==> inputs of trial 2 <==
// AXIS_FIR_v1_0
module AXIS_FIR_v1_0 # 
    (
        parameter integer C_S_AXIS_TDATA_WIDTH	= 16,
        parameter integer C_M_AXIS_TDATA_WIDTH	= 32,
        parameter integer C_M_AXIS_START_COUNT	= 32
    )
    (
        input wire [3:0] s_axis_tkeep,
        output wire [3:0] m_axis_tkeep,
        input wire  s_axis_aclk,
        input wire  s_axis_aresetn,
        output wire  s_axis_tready,
        input wire [C_S_AXIS_TDATA_WIDTH-1 : 0] s_axis_tdata,
        input wire [(C_S_AXIS_TDATA_WIDTH/8)-1 : 0] s_axis_tstrb,
        input wire  s_axis_tlast,
        input wire  s_axis_tvalid,
        input wire  m_axis_aclk,
        input wire  m_axis_aresetn,
        output wire  m_axis_tvalid,
        output wire [C_M_AXIS_TDATA_WIDTH-1 : 0] m_axis_tdata,
        output wire [(C_M_AXIS_TDATA_WIDTH/8)-1 : 0] m_axis_tstrb,
        output wire  m_axis_tlast,
        input wire  m_axis_tready
    );
    wire [C_S_AXIS_TDATA_WIDTH-1 : 0] fir_data_in;
    wire [C_M_AXIS_TDATA_WIDTH-1 : 0] fir_data_out;
    wire enable_fir;
    AXIS_FIR_v1_0_S_AXIS # ( 
        .C_S_AXIS_TDATA_WIDTH(C_S_AXIS_TDATA_WIDTH)
    ) AXIS_FIR_v1_0_S_AXIS_inst (
        .s_axis_tkeep(s_axis_tkeep),
  ...
==> flow/config.mk <==
export PLATFORM = sky130hd
export DESIGN_NAME = AXIS_FIR_v1_0
export DESIGN_NICKNAME = AXIS_FIR_v1_0
export VERILOG_FILES = /design/flow/design.v
export SDC_FILE = /design/flow/constraint.sdc
export NUM_CORES = 4
export LEC_CHECK = 0
export CAP_MARGIN = 20
export CELL_PAD_IN_SITES_GLOBAL_PLACEMENT = 1
export CORE_ASPECT_RATIO = 1.33
export CORE_MARGIN = 9
export CORE_UTILIZATION = 17
export GPL_ROUTABILITY_DRIVEN = 1
export GPL_TIMING_DRIVEN = 1
export SLEW_MARGIN = 20
export TNS_END_PERCENT = 65
==> flow/constraint.sdc <==
create_clock -name core_clock -period 6.23 [get_ports {s_axis_aclk}]
set_input_delay 1.2460 -clock core_clock [delete_from_list [all_inputs] [get_ports {s_axis_aclk}]]
set_output_delay 1.2460 -clock core_clock [all_outputs]
set_load 0.01 [all_outputs]
run.sh (not shown) runs the stock make flow with config.mk's settings and CLKGATE_MAP_FILE=.
==> build 75: changes against trial 2 <==
==> flow/config.mk (replaced) <==
export PLATFORM = sky130hd
export DESIGN_NAME = AXIS_FIR_v1_0
export DESIGN_NICKNAME = AXIS_FIR_v1_0
export VERILOG_FILES = /design/flow/design.v
export SDC_FILE = /design/flow/constraint.sdc
export NUM_CORES = 4
export LEC_CHECK = 0
export CAP_MARGIN = 20
export CORE_MARGIN = 2
export CORE_UTILIZATION = 72
export CTS_CLUSTER_SIZE = 95
export PLACE_DENSITY = 0.43
export SETUP_SLACK_MARGIN = 1.43
export SLEW_MARGIN = 20
==> flow/constraint.sdc (replaced) <==
create_clock -name core_clock -period 5.13 [get_ports {s_axis_aclk}]
set_input_delay 1.0260 -clock core_clock [delete_from_list [all_inputs] [get_ports {s_axis_aclk}]]
set_output_delay 1.0260 -clock core_clock [all_outputs]
set_load 0.01 [all_outputs]
==> build 44: changes against trial 2 <==
==> flow/config.mk (replaced) <==
export PLATFORM = sky130hd
export DESIGN_NAME = AXIS_FIR_v1_0
export DESIGN_NICKNAME = AXIS_FIR_v1_0
export VERILOG_FILES = /design/flow/design.v
export SDC_FILE = /design/flow/constraint.sdc
export NUM_CORES = 4
export LEC_CHECK = 0
export ABC_AREA = 1
export CAP_MARGIN = 20
export CORE_MARGIN = 2
export CORE_UTILIZATION = 72
export PLACE_DENSITY = 0.35
export SLEW_MARGIN = 20
==> flow/constraint.sdc (replaced) <==
create_clock -name core_clock -period 4.59 [get_ports {s_axis_aclk}]
set_input_delay 0.9180 -clock core_clock [delete_from_list [all_inputs] [get_ports {s_axis_aclk}]]
set_output_delay 0.9180 -clock core_clock [all_outputs]
set_load 0.01 [all_outputs]
==> trial 47: changes against trial 2 <==
==> flow/config.mk (replaced) <==
export PLATFORM = sky130hd
export DESIGN_NAME = AXIS_FIR_v1_0
export DESIGN_NICKNAME = AXIS_FIR_v1_0
export VERILOG_FILES = /design/flow/design.v
export SDC_FILE = /design/flow/constraint.sdc
export NUM_CORES = 4
export LEC_CHECK = 0
export CAP_MARGIN = 20
export CORE_MARGIN = 2
export CORE_UTILIZATION = 40
export SLEW_MARGIN = 20
==> flow/constraint.sdc (replaced) <==
create_clock -name core_clock -period 7.24 [get_ports {s_axis_aclk}]
set_input_delay 1.4480 -clock core_clock [delete_from_list [all_inputs] [get_ports {s_axis_aclk}]]
set_output_delay 1.4480 -clock core_clock [all_outputs]
set_load 0.01 [all_outputs]
==> comparison table <==
	build 44	trial 2	build 75	trial 47
Sum of negative setup slack	-	-0.0123 ns	-76.65 ns	0 ns
Worst slack at placement	-0.987 ns	-0.321 ns	-0.980 ns	0.178 ns
Number of cells traversed by the worst hold path	-	0	0	0
Clock-pin transition on the worst setup and hold timing paths	-	0.07 ns	0.07 ns	0.06 ns
Area occupied by multi-input gates	-	53000 um^2	56800 um^2	52500 um^2
Vias per cell	-	3.57	6.19	4.86
Outcome	aborted with a tool error	complete, but fails checks	complete, but fails checks	finished clean
Last stage reached	5_1_grt	-	-	-
Reasons for failing layout checks	-	negative setup slack	negative setup slack	-
Synthesized netlist cell count	9506	7357	7357	7357
Flip-flops	-	717	717	717
Aoi share	4.64%	6.88%	6.88%	6.88%
Portion of netlist area occupied by mux cells	0.0257%	0.535%	0.535%	0.535%
Number of cells on the worst reg-to-reg path	-	20	22	20
Startpoint-to-endpoint class of the critical path	-	flip-flop to flip-flop	flip-flop to flip-flop	flip-flop to flip-flop
Die W	353 um	617 um	340 um	454 um
Cell type taking the most area	-	combinational gates	combinational gates	combinational gates
Comb area share	-	55.1%	57.5%	59.5%
Worst rel slew slack	-	30.9%	33.3%	34.8%
Worst path most repeated cell	-	sky130_fd_sc_hd__fa_1	sky130_fd_sc_hd__fa_1	sky130_fd_sc_hd__fa_1
Post-route DRC violation count	-	0	0	0
Hold path startpoint	-	AXIS_FIR_v1_0_S_AXIS_inst.fir_data_in[4]	AXIS_FIR_v1_0_S_AXIS_inst.fir_data_in[3]	AXIS_FIR_v1_0_S_AXIS_inst.fir_data_in[13]
Area fraction in xor and xnor cells	3.20%	4.58%	4.58%	4.58%

==> inputs of trial 73 <==
==> flow/design.v <==
`timescale 1ns / 1ps
module FIR(
    input clk,
    input reset,
    input enable_fir,
    input signed [15:0] fir_data_in,
    output reg signed [31:0] fir_data_out 
    );
    reg signed [15:0] buff0, buff1, buff2, buff3, buff4, buff5, buff6, buff7, buff8, buff9, buff10, buff11, buff12, buff13, buff14;
    wire signed [15:0] tap0, tap1, tap2, tap3, tap4, tap5, tap6, tap7, tap8, tap9, tap10, tap11, tap12, tap13, tap14; 
    reg signed [31:0] acc0, acc1, acc2, acc3, acc4, acc5, acc6, acc7, acc8, acc9, acc10, acc11, acc12, acc13, acc14; 
    assign tap0 = 16'hfe64;
    assign tap1 = 16'hfc8a; 
    assign tap2 = 16'hfc04; 
    assign tap3 = 16'hff93; 
    assign tap4 = 16'h0883; 
    assign tap5 = 16'h14ef; 
    assign tap6 = 16'h1ff7; 
    assign tap7 = 16'h2463; 
    assign tap8 = 16'h1ff7; 
    assign tap9 = 16'h14ef;
    assign tap10 = 16'h0883; 
    assign tap11 = 16'hff93; 
    assign tap12 = 16'hfc04; 
    assign tap13 = 16'hfc8a; 
    assign tap14 = 16'hfe64;
	always @ (posedge clk)
        begin
            if(enable_fir == 1'b1)
                begin
                    buff0 <= fir_data_in;
                    acc0 <= tap0 * buff0;
                    buff1 <= buff0;  
                    acc1 <= tap1 * buff1;
                    buff2 <= buff1; 
                    acc2 <= tap2 * buff2;
                    buff3 <= buff2;     
                    acc3 <= tap3 * buff3;
                    buff4 <= buff3;  
                    acc4 <= tap4 * buff4;
                    buff5 <= buff4; 
                    acc5 <= tap5 * buff5;
                    buff6 <= buff5;  
                    acc6 <= tap6 * buff6;
                    buff7 <= buff6; 
                    acc7 <= tap7 * buff7;
                    buff8 <= buff7;  
                    acc8 <= tap8 * buff8;
                    buff9 <= buff8;     
                    acc9 <= tap9 * buff9;
                    buff10 <= buff9;   
                    acc10 <= tap10 * buff10;
                    buff11 <= buff10;    
                    acc11 <= tap11 * buff11;
                    buff12 <= buff11;    
                    acc12 <= tap12 * buff12;
                    buff13 <= buff12;  
                    acc13 <= tap13 * buff13;  
                    buff14 <= buff13;  
                    acc14 <= tap14 * buff14;  
                end
        end   
    always @ (posedge clk) 
        begin
            if (enable_fir == 1'b1)
                begin
                    fir_data_out <= acc0 + acc1 + acc2 + acc3 + acc4 + acc5 + acc6 + acc7 + acc8 + acc9 + acc10 + acc11 + acc12 + acc13 + acc14;
                end
        end 
endmodule
`timescale 1 ns / 1 ps
module AXIS_FIR_v1_0_S_AXIS #
    (
        parameter integer C_S_AXIS_TDATA_WIDTH	= 16
    )
    (
        input wire [3:0] s_axis_tkeep,
        output reg enable_fir,
        output reg [C_S_AXIS_TDATA_WIDTH-1 : 0] fir_data_in,
        input wire  S_AXIS_ACLK,
        input wire  S_AXIS_ARESETN,
        output wire  S_AXIS_TREADY,
        input wire [C_S_AXIS_TDATA_WIDTH-1 : 0] S_AXIS_TDATA,
        input wire [(C_S_AXIS_TDATA_WIDTH/8)-1 : 0] S_AXIS_TSTRB,
        input wire  S_AXIS_TLAST,
        input wire  S_AXIS_TVALID
    );
    function integer clogb2 (input integer bit_depth);
        begin
            for(clogb2=0; bit_depth>0; clogb2=clogb2+1)
                bit_depth = bit_depth >> 1;
        end
    endfunction
    localparam NUMBER_OF_INPUT_WORDS  = 8;
    localparam bit_num  = clogb2(NUMBER_OF_INPUT_WORDS-1);
    parameter [1:0] IDLE        = 1'b0,  
                    WRITE_FIFO  = 1'b1;  
    reg axis_tready;
    reg mst_exec_state; 
    genvar byte_index;   
    wire fifo_wren;
    reg fifo_full_flag;
    reg [bit_num-1:0] write_pointer;
    reg writes_done;
    assign S_AXIS_TREADY = axis_tready;
    always @ (posedge S_AXIS_ACLK) 
        begin  
            if (!S_AXIS_ARESETN) 
                begin
                  mst_exec_state <= IDLE;
                  axis_tready <= 1'b0;
                end  
            else
                case (mst_exec_state)
                    IDLE: 
                        if (S_AXIS_TVALID)
                            begin
                                mst_exec_state <= WRITE_FIFO;
                                axis_tready <= 1'b1;  
                            end
                        else
                            begin
                                mst_exec_state <= IDLE;
                                axis_tready <= 1'b0;  
                            end
                    WRITE_FIFO: 
                        if (writes_done)
                            begin
                                mst_exec_state <= IDLE;
                            end
                        else
                            begin
                                mst_exec_state <= WRITE_FIFO;
                            end
                endcase
        end
    always@(posedge S_AXIS_ACLK)
        begin
            if(!S_AXIS_ARESETN)
                begin
                    write_pointer <= 0;
                    writes_done <= 1'b0;
                end  
            else
                if (write_pointer <= NUMBER_OF_INPUT_WORDS-1)
                    begin
                        if (fifo_wren)
                            begin
                                write_pointer <= write_pointer + 1;
                                writes_done <= 1'b0;
                            end
                        if ((write_pointer == NUMBER_OF_INPUT_WORDS-1)|| S_AXIS_TLAST)
                            begin
                                writes_done <= 1'b1;
                            end
                    end  
        end
    assign fifo_wren = S_AXIS_TVALID && axis_tready;
    generate 
        for (byte_index=0; byte_index<= (C_S_AXIS_TDATA_WIDTH/8-1); byte_index=byte_index+1)
            begin:FIFO_GEN
                reg  [(C_S_AXIS_TDATA_WIDTH/4)-1:0] stream_data_fifo [0 : NUMBER_OF_INPUT_WORDS-1];
                always @ (posedge S_AXIS_ACLK)
                    begin
                        if (fifo_wren) 
                            begin
                                stream_data_fifo[write_pointer] <= S_AXIS_TDATA[(byte_index*8+7) -: 8];
                            end  
                    end  
            end		
    endgenerate
    always @ (posedge S_AXIS_ACLK)
        begin  
            if (!S_AXIS_ARESETN)
                begin 
                    enable_fir <= 1'b0;
                    fir_data_in <= 16'd0;
                end
            else if (fifo_wren)
                begin
                    enable_fir <= 1'b1;
                    fir_data_in <= S_AXIS_TDATA;
                end
            else 
                begin 
                    enable_fir <= enable_fir;
                    fir_data_in <= fir_data_in;
                end
        end  
endmodule
`timescale 1ns / 1ps
module AXIS_FIR_v1_0_M_AXIS #
    (
        parameter integer C_M_AXIS_TDATA_WIDTH	= 32,
        parameter integer C_M_START_COUNT	= 32
    )
	(
        output reg [3:0] m_axis_tkeep,
        input wire enable_fir,
        input wire [C_M_AXIS_TDATA_WIDTH-1 : 0] fir_data_out,
        input wire  M_AXIS_ACLK,
        input wire  M_AXIS_ARESETN,
        output wire  M_AXIS_TVALID,
        output wire [C_M_AXIS_TDATA_WIDTH-1 : 0] M_AXIS_TDATA,
        output wire [(C_M_AXIS_TDATA_WIDTH/8)-1 : 0] M_AXIS_TSTRB,
        output wire  M_AXIS_TLAST,
        input wire  M_AXIS_TREADY 
	);
	localparam NUMBER_OF_OUTPUT_WORDS = 8;                                               
	function integer clogb2 (input integer bit_depth);                                   
        begin                                                                              
            for(clogb2=0; bit_depth>0; clogb2=clogb2+1)                                      
                bit_depth = bit_depth >> 1;                                                    
        end                                                                                
	endfunction                                                                          
	localparam integer WAIT_COUNT_BITS = clogb2(C_M_START_COUNT-1);                      
	localparam bit_num  = clogb2(NUMBER_OF_OUTPUT_WORDS);                                
	parameter [1:0] IDLE          = 2'b00,  
	                INIT_COUNTER  = 2'b01,  
	                SEND_STREAM   = 2'b10;  
	reg [1:0] mst_exec_state;  
	reg [bit_num-1:0] read_pointer;                                                      
	reg [WAIT_COUNT_BITS-1 : 0] count;
	wire axis_tvalid;
	reg axis_tvalid_delay;
	wire axis_tlast;
	reg axis_tlast_delay;
	reg [C_M_AXIS_TDATA_WIDTH-1 : 0] stream_data_out;
	wire tx_en;
	reg tx_done;
	assign M_AXIS_TVALID = axis_tvalid_delay;
	assign M_AXIS_TDATA	 = stream_data_out;
	assign M_AXIS_TLAST	 = axis_tlast_delay;
	assign M_AXIS_TSTRB	 = {(C_M_AXIS_TDATA_WIDTH/8){1'b1}};
    always @(posedge M_AXIS_ACLK)                                             
        begin                                                                     
            if (!M_AXIS_ARESETN)                                                    
                begin                                                                 
                    mst_exec_state <= IDLE;                                             
                    count    <= 0;                                                      
                end                                                                   
            else                                                                    
                case (mst_exec_state)                                                 
                    IDLE:                                                               
                                mst_exec_state <= INIT_COUNTER;                              
                    INIT_COUNTER:                                                       
                        if (count == C_M_START_COUNT - 1)                               
                            begin                                                           
                                mst_exec_state <= SEND_STREAM;                               
                            end                                                             
                        else                                                              
                            begin                                                           
                                count <= count + 1;                                           
                                mst_exec_state <= INIT_COUNTER;                              
                            end                                                             
                    SEND_STREAM:                                                        
                        if (tx_done)                                                      
                            begin                                                           
                                mst_exec_state <= INIT_COUNTER;
                                count <= 0;                                     
                            end                                                             
                        else                                                              
                            begin                                                           
                                mst_exec_state <= SEND_STREAM;                                
                            end                                                             
                endcase                                                               
        end                                                                       
    assign axis_tvalid = (mst_exec_state != IDLE);
	assign axis_tlast = (read_pointer == NUMBER_OF_OUTPUT_WORDS-1);                                
    always @(posedge M_AXIS_ACLK)                                                                  
        begin                                                                                          
            if (!M_AXIS_ARESETN)                                                                         
                begin                                                                                      
                    axis_tvalid_delay <= 1'b0;                                                               
                    axis_tlast_delay <= 1'b0;                                                                
                end                                                                                        
            else                                                                                         
                begin                                                                                      
                    axis_tvalid_delay <= axis_tvalid;                                                        
                    axis_tlast_delay <= axis_tlast;                                                          
                end                                                                                        
        end                                                                                            
    always@(posedge M_AXIS_ACLK)                                               
        begin                                                                            
            if(!M_AXIS_ARESETN)                                                            
                begin                                                                        
                    read_pointer <= 0;                                                         
                    tx_done <= 1'b0;                                                           
                end                                                                          
            else                                                                           
            if (read_pointer <= NUMBER_OF_OUTPUT_WORDS-1)                                
                begin                                                                      
                    if (tx_en)                                                               
                        begin                                                                  
                            read_pointer <= read_pointer + 1;                                    
                            tx_done <= 1'b0;                                                     
                        end                                                                    
                end                                                                        
            else if (read_pointer == NUMBER_OF_OUTPUT_WORDS)                             
                begin                                                                      
                    tx_done <= 1'b1;   
                    read_pointer <= 0;  
                end                                                                        
        end                                                                              
	assign tx_en = M_AXIS_TREADY && axis_tvalid;   
    always @( posedge M_AXIS_ACLK )                  
        begin                                            
            if(!M_AXIS_ARESETN)                            
                begin                                        
                    stream_data_out <= 1;                      
                end                                          
            else if (tx_en) 
                begin                                        
                    stream_data_out <= fir_data_out;  
                end                                          
        end                                              
    always @ (posedge M_AXIS_ACLK)
        begin
            if (enable_fir == 1'b1 && M_AXIS_ARESETN == 1'b1)
                begin
                    m_axis_tkeep <= 4'hf;
                end
            else
                begin
                    m_axis_tkeep <= 4'h0;
                end
        end    
endmodule
`timescale 1 ns / 1 ps
module AXIS_FIR_v1_0 # 
    (
        parameter integer C_S_AXIS_TDATA_WIDTH	= 16,
        parameter integer C_M_AXIS_TDATA_WIDTH	= 32,
        parameter integer C_M_AXIS_START_COUNT	= 32
    )
    (
        input wire [3:0] s_axis_tkeep,
        output wire [3:0] m_axis_tkeep,
        input wire  s_axis_aclk,
        input wire  s_axis_aresetn,
        output wire  s_axis_tready,
        input wire [C_S_AXIS_TDATA_WIDTH-1 : 0] s_axis_tdata,
        input wire [(C_S_AXIS_TDATA_WIDTH/8)-1 : 0] s_axis_tstrb,
        input wire  s_axis_tlast,
        input wire  s_axis_tvalid,
        input wire  m_axis_aclk,
        input wire  m_axis_aresetn,
        output wire  m_axis_tvalid,
        output wire [C_M_AXIS_TDATA_WIDTH-1 : 0] m_axis_tdata,
        output wire [(C_M_AXIS_TDATA_WIDTH/8)-1 : 0] m_axis_tstrb,
        output wire  m_axis_tlast,
        input wire  m_axis_tready
    );
    wire [C_S_AXIS_TDATA_WIDTH-1 : 0] fir_data_in;
    wire [C_M_AXIS_TDATA_WIDTH-1 : 0] fir_data_out;
    wire enable_fir;
    AXIS_FIR_v1_0_S_AXIS # ( 
        .C_S_AXIS_TDATA_WIDTH(C_S_AXIS_TDATA_WIDTH)
    ) AXIS_FIR_v1_0_S_AXIS_inst (
        .s_axis_tkeep(s_axis_tkeep),
        .enable_fir(enable_fir),
        .fir_data_in(fir_data_in),
        .S_AXIS_ACLK(s_axis_aclk),
        .S_AXIS_ARESETN(s_axis_aresetn),
        .S_AXIS_TREADY(s_axis_tready),
        .S_AXIS_TDATA(s_axis_tdata),
        .S_AXIS_TSTRB(s_axis_tstrb),
        .S_AXIS_TLAST(s_axis_tlast),
        .S_AXIS_TVALID(s_axis_tvalid)
    );
    AXIS_FIR_v1_0_M_AXIS # ( 
        .C_M_AXIS_TDATA_WIDTH(C_M_AXIS_TDATA_WIDTH),
        .C_M_START_COUNT(C_M_AXIS_START_COUNT)
    ) AXIS_FIR_v1_0_M_AXIS_inst (
        .m_axis_tkeep(m_axis_tkeep),
        .enable_fir(enable_fir),
        .fir_data_out(fir_data_out),
        .M_AXIS_ACLK(s_axis_aclk),
        .M_AXIS_ARESETN(s_axis_aresetn),
        .M_AXIS_TVALID(m_axis_tvalid),
        .M_AXIS_TDATA(m_axis_tdata),
        .M_AXIS_TSTRB(m_axis_tstrb),
        .M_AXIS_TLAST(m_axis_tlast),
        .M_AXIS_TREADY(m_axis_tready)
    );
    FIR LPF_FIR_inst (
        .clk(s_axis_aclk),
        .reset(s_axis_aresetn),
        .enable_fir(enable_fir),
        .fir_data_in(fir_data_in),  
        .fir_data_out(fir_data_out)  
    );
endmodule
==> flow/run.sh <==
#!/bin/bash
# the make line also repeats each setting of config.mk as NAME=value (left out here)
make -C /OpenROAD-flow-scripts/flow DESIGN_CONFIG=/design/flow/config.mk WORK_HOME=/design/flow/orfs CLKGATE_MAP_FILE= finish
==> flow/config.mk <==
export PLATFORM = sky130hd
export DESIGN_NAME = AXIS_FIR_v1_0
export DESIGN_NICKNAME = AXIS_FIR_v1_0
export VERILOG_FILES = /design/flow/design.v
export SDC_FILE = /design/flow/constraint.sdc
export NUM_CORES = 4
export LEC_CHECK = 0
export CAP_MARGIN = 15
export CORE_MARGIN = 2
export CORE_UTILIZATION = 72
export CTS_CLUSTER_DIAMETER = 28
export SETUP_SLACK_MARGIN = 1.64
export SLEW_MARGIN = 20
==> flow/constraint.sdc <==
create_clock -name core_clock -period 6.8 [get_ports {s_axis_aclk}]
set_input_delay 1.3600 -clock core_clock [delete_from_list [all_inputs] [get_ports {s_axis_aclk}]]
set_output_delay 1.3600 -clock core_clock [all_outputs]
set_load 0.01 [all_outputs]
==> inputs of trial 28, as changes to trial 73 <==
Settings changed: CAP_MARGIN 15 to 20, CTS_CLUSTER_DIAMETER 28 to not set, PLACE_DENSITY_LB_ADDON set to 0.0, SETUP_SLACK_MARGIN 1.64 to 0.69.
==> flow/constraint.sdc (replaced) <==
create_clock -name core_clock -period 5.13 [get_ports {s_axis_aclk}]
set_input_delay 1.0260 -clock core_clock [delete_from_list [all_inputs] [get_ports {s_axis_aclk}]]
set_output_delay 1.0260 -clock core_clock [all_outputs]
set_load 0.01 [all_outputs]
==> inputs of trial 40, as changes to trial 73 <==
Settings changed: CTS_CLUSTER_DIAMETER 28 to not set, HOLD_SLACK_MARGIN set to -0.09, PLACE_DENSITY set to 0.64, SETUP_SLACK_MARGIN 1.64 to -0.3, SLEW_MARGIN 20 to 40.
==> flow/constraint.sdc (replaced) <==
create_clock -name core_clock -period 5.25 [get_ports {s_axis_aclk}]
set_input_delay 1.0500 -clock core_clock [delete_from_list [all_inputs] [get_ports {s_axis_aclk}]]
set_output_delay 1.0500 -clock core_clock [all_outputs]
set_load 0.01 [all_outputs]
==> inputs of build 62, as changes to trial 73 <==
Settings changed: CAP_MARGIN 15 to 20, CORE_UTILIZATION 72 to 40, CTS_CLUSTER_DIAMETER 28 to not set, SETUP_SLACK_MARGIN 1.64 to not set.
==> flow/constraint.sdc (replaced) <==
create_clock -name core_clock -period 8.0 [get_ports {s_axis_aclk}]
set_input_delay 1.6000 -clock core_clock [delete_from_list [all_inputs] [get_ports {s_axis_aclk}]]
set_output_delay 1.6000 -clock core_clock [all_outputs]
set_load 0.01 [all_outputs]
==> notes <==
Of trial 28 and build 62, trial 28 has the higher wire length (gap 36%, measured against build 62). Die area is the same in trial 28 and trial 40. Between build 62 and trial 73, the lower hold slack is in trial 73 (gap 0.0070 ns). Cell count, lowest first: trial 73, trial 40, trial 28, build 62. Trial 28 completed, yet does not pass: negative setup slack. Trial 40 ran to the end with violations: negative setup slack. Trial 73 finished with timing, DRC and antenna clean. Build 62 completed without violations. Between trial 40 and trial 73, the lower sequential share of layout area is in trial 73 (gap 0.65 points).
==> figures <==
metric                                                                                     build 62                                  trial 28                                   trial 73                                   trial 40
Final core utilization                                                                        43.7%                                     88.9%                                      86.7%                                      84.2%
Post-place setup slack                                                                     0.872 ns                                 -0.927 ns                                   0.161 ns                                  -0.924 ns
Routability congestion estimate                                                               0.920                                     0.964                                      0.961                                      0.963
Run status                                                                           finished clean                complete, but fails checks                             finished clean                 complete, but fails checks
Layout check failures                                                                             -                      negative setup slack                                          -                       negative setup slack
Slowest stage cell, crit path                                             sky130_fd_sc_hd__edfxtp_1                     sky130_fd_sc_hd__fa_1                      sky130_fd_sc_hd__fa_1                      sky130_fd_sc_hd__fa_1
Setup Buffers After CTS                                                                           0                                       150                                        271                                         75
Hold wc startpoint                                         AXIS_FIR_v1_0_S_AXIS_inst.fir_data_in[1]  AXIS_FIR_v1_0_S_AXIS_inst.fir_data_in[3]  AXIS_FIR_v1_0_S_AXIS_inst.fir_data_in[10]  AXIS_FIR_v1_0_S_AXIS_inst.fir_data_in[11]
Seq/total area                                                                                23.6%                                     20.9%                                      21.4%                                      22.1%
Met1 layer usage reported by global route                                                     26.1%                                     48.9%                                      48.5%                                      48.5%
Buffer count excluding the clock tree in the final layout                                        85                                      1118                                        510                                        829
Deepest level of the CTS H-tree                                                                   3                                         3                                          4                                          3
